## cedar
// cpu
module cpu(
    input clk,
    input reset,
    output [7:0] imem_addr,
    input [18:0] imem_data,
    output [7:0] dmem_addr,
    output [18:0] dmem_wdata,
    output dmem_we,
    input [18:0] dmem_rdata,
    output rf_we,
    output [2:0] rf_waddr,
    output [18:0] rf_wdata
);
    wire [7:0] ret_mux_pc;
    wire [7:0] pc;
    wire pcwrite;
    wire IF_IDwrite;
    wire hazard;
    wire WB_regwrite;
    pc pc_cpu (
        .clk(clk),
        .reset(reset),
        .pcwrite(pcwrite),
        .next_pc(ret_mux_pc),
        .pc(pc)
    );
    wire [18:0] IF_instruction;
    assign imem_addr = pc;
    assign IF_instruction = imem_data;
    wire [7:0] IF_pc_plus_one;
    assign IF_pc_plus_one = pc + 8'd1;
    wire [7:0] ID_pc_plus_one;
    wire [18:0] ID_instruction;
    wire ID_valid;
    wire branch_signal;
    IF_ID IF_ID_cpu (
        .clk(clk),
        .reset(reset),
        .IF_instruction(IF_instruction),
        .IF_IDwrite(IF_IDwrite),
        .IF_pc_plus_one(IF_pc_plus_one),
        .ID_pc_plus_one(ID_pc_plus_one),
        .ID_instruction(ID_instruction),
        .ID_valid(ID_valid)
    );
    wire ID_branch, ID_regwrite, ID_memtoreg, ID_memread, ID_memwrite, ID_alusrc, ID_aluop;
    wire ID_regdist, ID_branchtype, ID_push, ID_pop, ID_ret, ID_jump;
    control control_cpu(
        .opcode(ID_instruction[18:14]),
        .hazard(hazard | ~ID_valid),
        .ID_branch(ID_branch),
        .ID_regwrite(ID_regwrite),
        .ID_memtoreg(ID_memtoreg),
        .ID_memread(ID_memread),
        .ID_memwrite(ID_memwrite),
        .ID_alusrc(ID_alusrc),
        .ID_aluop(ID_aluop),
        .ID_regdist(ID_regdist),
        .ID_branchtype(ID_branchtype),
        .ID_push(ID_push),
        .ID_pop(ID_pop),
        .ID_ret(ID_ret),
        .ID_jump(ID_jump)
    );
    wire [18:0] wd;
    wire [18:0] ID_rd1, ID_rd2;
    wire [2:0] ws;
    wire [2:0] sp;
    wire ID_is_ret = (ID_instruction[18:14] == 5'd6);
    wire ID_is_call = (ID_instruction[18:14] == 5'd5);
    wire [2:0] ID_ra1 = ID_is_ret ? (sp + 3'd1) : ID_instruction[13:11];
    wire [2:0] ID_ra2 = ID_instruction[10:8];
  ...
clock: 20.6 ns
lec_check: 0
cap_margin: 20
core_margin: 2
core_utilization: 58
slew_margin: 20
run.sh (not shown) runs the stock make flow with config.mk's settings and CLKGATE_MAP_FILE=.
cedar finished all stages; however, its layout fails the closing checks, the failures being negative setup slack.
Changes in harbor relative to cedar:
Settings: an added HOLD_SLACK_MARGIN of 0.27; an added CTS_CLUSTER_DIAMETER of 241; a change of CORE_UTILIZATION from 58 to 72; an added ABC_AREA of 1; an added SETUP_SLACK_MARGIN of -2.0; an added CTS_CLUSTER_SIZE of 38; an added TNS_END_PERCENT of 5.
- Across both runs, placed cell area was lower for harbor than for cedar.
- Run comparison: cedar dominant kind of combinational cell AND-OR/OR-AND gates; harbor dominant kind of combinational cell simple AND/OR/NAND/NOR gates
- Against cedar, harbor comes in 5.2 points lower on multiplexer area fraction after synthesis.
- On number of standard cells after synthesis, the lower figure sits with cedar, not harbor.
- Seen in the log of harbor: GRT-0232 during global routing, after which the run never completed.
Changes in zinc relative to harbor:
Settings: CTS_CLUSTER_SIZE removed (was 38); CORE_UTILIZATION changed from 72 to 56; TNS_END_PERCENT removed (was 5); HOLD_SLACK_MARGIN removed (was 0.27); SETUP_SLACK_MARGIN removed (was -2.0); the clock period (ns, I/O delays scaled along) changed from 20.6 to 28.0.
### Flow results
- zinc finished all stages; layout check result: FAIL, due to negative setup slack.
- Post-synthesis instance area came out exactly the same in zinc and harbor.
- harbor -> zinc: number of buffers added to fix hold violations after cts delta 0, exact match
- Between zinc and harbor, it is zinc whose core footprint is higher, by 28%.
Input-level comparison between sierra and zinc:
Settings: CORE_UTILIZATION: 56 -> 66; CTS_CLUSTER_DIAMETER: 241 -> unset; CTS_CLUSTER_SIZE: unset -> 63; ABC_AREA: 1 -> unset; the clock period (ns, I/O delays scaled along): 28.0 -> 16.8.
Notes after the runs:
Run status, sierra: aborted in global routing, error GRT-0232. Multiplexer fraction of the synthesized cell area for sierra is higher than for zinc. From zinc to sierra the numbers moved as follows: yosys cell count fell about 5.5%; area fraction in xor and xnor cells roughly the same; chip area from the yosys synthesis statistics rose by 2.4%; number of buffers inserted to repair setup after CTS went down; area fraction in compound gates moved up. Diff zinc -> sierra: area after synthesis picked up an extra about 2.4%; worst-case setup slack after placement fell by 10.62 ns. Going from zinc to sierra, total cell area at the placement stage went up by 3.6%, part of the Yosys area used for sequential elements went down by 0.59 points.
Inputs modified between sierra and ember:
Settings: a deleted CTS_CLUSTER_SIZE that had been 63; an added SETUP_SLACK_MARGIN of -2.0; a change of CORE_UTILIZATION from 66 to 65; an added ABC_AREA of 1; an added CTS_CLUSTER_DIAMETER of 342; a change of the clock period (ns, I/O delays scaled along) from 16.8 to 30.9.
Results
In ember the implementation ran to completion but is not tape-out ready, as the final checks report max-capacitance violations, max-slew violations, negative setup slack.
Delta (ember minus sierra): final estimated routing congestion in global placement decreased by about 8% relative to the old numbers, summed standard-cell area reported by yosys decreased by about 2.4% relative to the old numbers, mapped cell area decreased by 2.4% relative to the old numbers, die size decreased by 0.84% relative to the old numbers.
Measured against each other, ember and sierra differ in number of cells produced by synthesis, the higher figure coming from ember.

========
cpu again, from the RTL that the note above started with.
==> flow/design.v (excerpt) <==
module cpu(
    input clk,
    input reset,
    output [7:0] imem_addr,
    input [18:0] imem_data,
    output [7:0] dmem_addr,
    output [18:0] dmem_wdata,
    output dmem_we,
    input [18:0] dmem_rdata,
    output rf_we,
    output [2:0] rf_waddr,
    output [18:0] rf_wdata
);
Settings: LEC_CHECK=0, ABC_AREA=1, CAP_MARGIN=20, CORE_MARGIN=2, CORE_UTILIZATION=71, CTS_CLUSTER_DIAMETER=276, CTS_CLUSTER_SIZE=34, GPL_ROUTABILITY_DRIVEN=1, MAX_ROUTING_LAYER=met5, PLACE_DENSITY=0.65, SETUP_SLACK_MARGIN=-2.0, SLEW_MARGIN=30, TNS_END_PERCENT=95; clock period 33.6 ns.
The starting point never finished: it broke off in global routing (5_1_grt) (GRT-0232).
Next try:
- ABC_AREA: 1 -> default
- CORE_UTILIZATION: 71 -> 72
- CTS_CLUSTER_DIAMETER: 276 -> default
- CTS_CLUSTER_SIZE: 34 -> default
- GPL_ROUTABILITY_DRIVEN: 1 -> default
- MAX_ROUTING_LAYER: met5 -> default
- PLACE_DENSITY: 0.65 -> 0.66
- SETUP_SLACK_MARGIN: -2.0 -> 5.0
- SLEW_MARGIN: 30 -> 20
- TNS_END_PERCENT: 95 -> default
- clock period: 33.6 -> 20.6 ns (I/O delays scaled with it)
The changed run died in global routing (5_1_grt).
Synthesized area grows by 2.4%.
Synthesized cell count shrinks by 5.5%.
Die area grows by 0.98%.
Next try:
- ABC_AREA: default -> 1
- CORE_UTILIZATION: 72 -> 62
- CTS_CLUSTER_SIZE: default -> 96
- PLACE_DENSITY: 0.66 -> default
- SETUP_SLACK_MARGIN: 5.0 -> default
- clock period: 20.6 -> 17.9 ns (I/O delays scaled with it)
- The new run died in global routing (5_1_grt) with GRT-0232
- area after synthesis is lower by 2.4%
- die area is higher by 13%
- synthesized cell count is higher by 5.8%
Next try:
- ABC_AREA: 1 -> default
- CORE_UTILIZATION: 62 -> 40
- CTS_CLUSTER_SIZE: 96 -> default
- clock period: 17.9 -> 37.0 ns (I/O delays scaled with it)
This time the run completed without violations.
Die area rose by about 60%.
Area after synthesis is higher by 2.4%.
Synthesized cell count fell by 5.5%.

========
Setup of try-raven:
cpu again, from the RTL that the note above started with.
## cpu
module cpu(
    input clk,
    input reset,
    output [7:0] imem_addr,
    input [18:0] imem_data,
    output [7:0] dmem_addr,
    output [18:0] dmem_wdata,
    output dmem_we,
    input [18:0] dmem_rdata,
    output rf_we,
    output [2:0] rf_waddr,
    output [18:0] rf_wdata
);
    wire [7:0] ret_mux_pc;
    wire [7:0] pc;
    wire pcwrite;
    wire IF_IDwrite;
    wire hazard;
    wire WB_regwrite;
    pc pc_cpu (
        .clk(clk),
        .reset(reset),
        .pcwrite(pcwrite),
        .next_pc(ret_mux_pc),
        .pc(pc)
    );
    wire [18:0] IF_instruction;
    assign imem_addr = pc;
    assign IF_instruction = imem_data;
    wire [7:0] IF_pc_plus_one;
    assign IF_pc_plus_one = pc + 8'd1;
    wire [7:0] ID_pc_plus_one;
    wire [18:0] ID_instruction;
    wire ID_valid;
    wire branch_signal;
    IF_ID IF_ID_cpu (
        .clk(clk),
        .reset(reset),
        .IF_instruction(IF_instruction),
        .IF_IDwrite(IF_IDwrite),
        .IF_pc_plus_one(IF_pc_plus_one),
        .ID_pc_plus_one(ID_pc_plus_one),
  ...
==> flow/config.mk <==
export PLATFORM = sky130hd
export DESIGN_NAME = cpu
export DESIGN_NICKNAME = cpu
export VERILOG_FILES = /design/flow/design.v
export SDC_FILE = /design/flow/constraint.sdc
export NUM_CORES = 4
export LEC_CHECK = 0
export ABC_AREA = 1
export CAP_MARGIN = 20
export CORE_MARGIN = 2
export CORE_UTILIZATION = 71
export CTS_CLUSTER_DIAMETER = 276
export CTS_CLUSTER_SIZE = 34
export GPL_ROUTABILITY_DRIVEN = 1
export MAX_ROUTING_LAYER = met5
export PLACE_DENSITY = 0.65
export SETUP_SLACK_MARGIN = -2.0
export SLEW_MARGIN = 30
export TNS_END_PERCENT = 5
==> flow/constraint.sdc <==
create_clock -name core_clock -period 33.0 [get_ports {clk}]
set_input_delay 6.6000 -clock core_clock [delete_from_list [all_inputs] [get_ports {clk}]]
set_output_delay 6.6000 -clock core_clock [all_outputs]
set_load 0.01 [all_outputs]
try-raven did not finish; the tool stopped in 5_1_grt with error GRT-0232.
The following lists how try-indigo was set up differently from try-raven:
Settings: CTS_CLUSTER_SIZE: 34 -> unset; GPL_ROUTABILITY_DRIVEN: 1 -> unset; CORE_UTILIZATION: 71 -> 40; MAX_ROUTING_LAYER: met5 -> unset; SLEW_MARGIN: 30 -> 20; SETUP_SLACK_MARGIN: -2.0 -> 5.0; PLACE_DENSITY: 0.65 -> unset; CTS_CLUSTER_DIAMETER: 276 -> unset; ABC_AREA: 1 -> unset; TNS_END_PERCENT: 5 -> unset; the clock period (ns, I/O delays scaled along): 33.0 -> 37.0.
[summary]
- try-indigo: no failed stages, no open violations at the end
- Between try-raven and try-indigo, the flow reports post-synth area from yosys stat increasing by a few percent.
- Changes observed in try-indigo relative to try-raven: post-CTS setup repair buffer count grew by about 170%, number of instances resized during post-cts repair grew by 57, synthesized instance count shrank by 5.5%, chip area grew by about 80%, synthesized area divided by synthesized cell count grew by 0.63 sq um.
- Summary: core area, try-indigo worse than try-raven
- Comparing try-raven and try-indigo, the lower placed instance area is on try-indigo.
--- input diff try-indigo..try-violet ---
Settings: swapping 5.0 for -2.0 in SETUP_SLACK_MARGIN; swapping 40 for 72 in CORE_UTILIZATION; putting PLACE_DENSITY at 0.66 where nothing was set; putting ABC_AREA at 1 where nothing was set; swapping 37.0 for 29.6 in the clock period (ns, I/O delays scaled along).
==> results <==
- FAIL try-violet @ 5_1_grt: tool exited with error
- Taking try-indigo as 1.0, try-violet lands at 0.76 on number of distinct standard cells referenced by the synthesized netlist.
- Delta (try-violet minus try-indigo): horizontal die dimension now smaller; pre-CTS worst setup slack down 8.19 ns; yosys-reported design area after synthesis has decreased.
- On sequential area share after synthesis: between try-violet and try-indigo, it ends up lower for try-indigo.
- try-indigo has lower total placed cells including tap cells than try-violet.
- From try-indigo to try-violet the numbers moved as follows: detailed placer's ending HPWL lower, synthesized area dropped 2.4%, mean cell area of the mapped netlist -about 8%.
Modified inputs, try-willow compared to try-violet
Settings: SETUP_SLACK_MARGIN: -2.0 -> unset; CORE_UTILIZATION: 72 -> 62; PLACE_DENSITY: 0.66 -> unset; the clock period (ns, I/O delays scaled along): 29.6 -> 40.0.
==> results <==
The flow did not stop early for try-willow: all stages ran, and the layout cleared the timing, DRC and antenna checks. Number of buffers inserted during clock tree synthesis: try-willow > try-violet. Worst-case setup slack after placement sits higher in try-willow than in try-violet. | effective utilization at floorplan | try-willow vs try-violet | 10 points lower |. Compared with try-violet, try-willow degrades placeable core region.

========
Starting RTL as in the previous note.
make LEC_CHECK=0 ABC_AREA=0 CAP_MARGIN=10 CELL_PAD_IN_SITES_DETAIL_PLACEMENT=1 CELL_PAD_IN_SITES_GLOBAL_PLACEMENT=0 CORE_ASPECT_RATIO=1.36 CORE_MARGIN=9 CORE_UTILIZATION=40 GPL_TIMING_DRIVEN=0 MAX_ROUTING_LAYER=met4 SLEW_MARGIN=35 TNS_END_PERCENT=30 finish   # period 24.4 ns
The starting point completed, yet does not pass: negative setup slack.
Next try:
Settings changed: ABC_AREA 0 to 1, CAP_MARGIN 10 to 20, PLACE_DENSITY_LB_ADDON from default to 0.21.
Clock period 24.4 ns to 34.4 ns, I/O delays scaled along.
The new run finished but failed the layout checks on max-capacitance violations, max-slew violations, negative setup slack.
Routed wire length rose by about 5%.
Hold slack gains 0.0084 ns.
Utilization increases by 0.25 points.
Next try:
Settings changed: ABC_AREA 1 to default, CELL_PAD_IN_SITES_DETAIL_PLACEMENT 1 to default, CELL_PAD_IN_SITES_GLOBAL_PLACEMENT 0 to default, CORE_ASPECT_RATIO 1.36 to default, CORE_MARGIN 9 to 2, CORE_UTILIZATION 40 to 56, CTS_CLUSTER_SIZE from default to 10, MAX_ROUTING_LAYER met4 to default, PLACE_DENSITY from default to 0.71, PLACE_DENSITY_LB_ADDON 0.21 to default, SLEW_MARGIN 35 to 20, TNS_END_PERCENT 30 to default.
Clock period 34.4 ns to 38.0 ns, I/O delays scaled along.
The changed run finished with negative setup slack left.
Global-route usage climbs by 11 points.
Die area went down by a quarter to a third.
Synthesized cell count decreases by a few percent.
Worst setup slack improves by 12 ns.
Next try:
Settings changed: CORE_ASPECT_RATIO from default to 0.97, CTS_CLUSTER_DIAMETER from default to 350, CTS_CLUSTER_SIZE 10 to 46, GPL_ROUTABILITY_DRIVEN from default to 0, MIN_ROUTING_LAYER from default to met2, SLEW_MARGIN 20 to 30.
Effect: This time the run failed in global routing (5_1_grt), error GRT-0116. Die area barely changes. Synthesized area is unchanged. Synthesized cell count stays the same.

========
Setup of run A:
cpu again, from the RTL that the note above started with.
clock: 11.1 ns
lec_check: 0
cap_margin: 15
core_margin: 2
core_utilization: 72
cts_cluster_diameter: 96
cts_cluster_size: 35
place_density: 0.67
setup_slack_margin: 1.48
slew_margin: 10
tns_end_percent: 5
Run A did not finish: a tool error stopped it during global routing (5_1_grt).
Input-level comparison between run B and run A:
Settings: swapping 10 for 20 in SLEW_MARGIN; clearing PLACE_DENSITY, which used to be 0.67; clearing TNS_END_PERCENT, which used to be 5; clearing CTS_CLUSTER_DIAMETER, which used to be 96; swapping 1.48 for -2.0 in SETUP_SLACK_MARGIN; clearing CTS_CLUSTER_SIZE, which used to be 35; swapping 72 for 66 in CORE_UTILIZATION; swapping 11.1 for 34.5 in the clock period (ns, I/O delays scaled along).
[summary]
Run B vs run A: die area up in run B. Ran to the end and failed final checks on setup timing: run B. Delta (run B minus run A): worst setup slack after placement rose 23.11 ns; final weighted congestion of routability-driven global placement went down; hold-fix buffer count after cts saw little to no change; initial cell density of the core -5.7 points.
--- input diff run B..run C ---
Settings: removing SETUP_SLACK_MARGIN (formerly -2.0); changing CORE_UTILIZATION from 66 to 72; setting CTS_CLUSTER_DIAMETER to 262 for the first time; setting ABC_AREA to 1 for the first time; setting PLACE_DENSITY to 0.66 for the first time; changing CAP_MARGIN from 15 to 20; changing the clock period (ns, I/O delays scaled along) from 34.5 to 20.6.
==> results <==
Compare run C and run B | post-synth area from yosys stat higher: run B. Re number of hold buffers added after CTS: no difference whatsoever between run B and run C. Going from run B to run C, multiplexer fraction of the synthesized cell area decreased by 5.2 points relative to the old numbers, global placer's final weighted congestion was more or less identical. Note that the synthesized cell count recorded for run B amounts to 0.945 times the value seen in run C. The flow ran to completion for all of run B and run C but run C, which stopped partway.
Input-level comparison between run D and run C:
Settings: ABC_AREA: 1 -> unset; SETUP_SLACK_MARGIN: unset -> 4.21; CTS_CLUSTER_DIAMETER: 262 -> unset; PLACE_DENSITY: 0.66 -> 0.67; CTS_CLUSTER_SIZE: unset -> 63; the clock period (ns, I/O delays scaled along): 20.6 -> 16.8.
==> results <==
Run D did not make it past global routing (5_1_grt), where a tool error ended it. Going from run C to run D, count of cells resized by post-cts repair rose about 70%, HPWL after detailed placement moved up, die area picked up an extra 2.4%.
Changes in run E relative to run D:
Settings: PLACE_DENSITY now 0.41, was 0.67; CTS_CLUSTER_DIAMETER now 399, previously not set; ABC_AREA now 1, previously not set; SETUP_SLACK_MARGIN no longer set, was 4.21; CTS_CLUSTER_SIZE now 96, was 63; the clock period (ns, I/O delays scaled along) now 17.9, was 16.8.
==> comparison <==
- Run E terminated abnormally: global routing (5_1_grt) reported GRT-0116.
- No final results exist for run D, since it was stopped by error GRT-0116 during global routing (5_1_grt).
- Run E has share of synthesized cell area in and-or and or-and compound cells below what run D had.
- Boundary pin count: run E vs run D identical
- Of run D and run E, the lower number of placed instances, taps included belongs to run D.
diff inputs: run E => run F
Settings: HOLD_SLACK_MARGIN now 0.29, previously not set; SETUP_SLACK_MARGIN now -1.29, previously not set; CORE_ASPECT_RATIO now 1.37, previously not set; the clock period (ns, I/O delays scaled along) now 16.4, was 17.9.
==> results <==
NOTE horizontal die dimension run E->run F decreased by more than 10%
As far as area share of and-or/or-and cells after synthesis goes, run E and run F are indistinguishable; the numbers are identical.
Diff run E -> run F | count of buffers added by post-CTS timing repair for setup | down by more than 10%
For run F, the flow was terminated by a tool error in global routing (5_1_grt) and produced no final design.
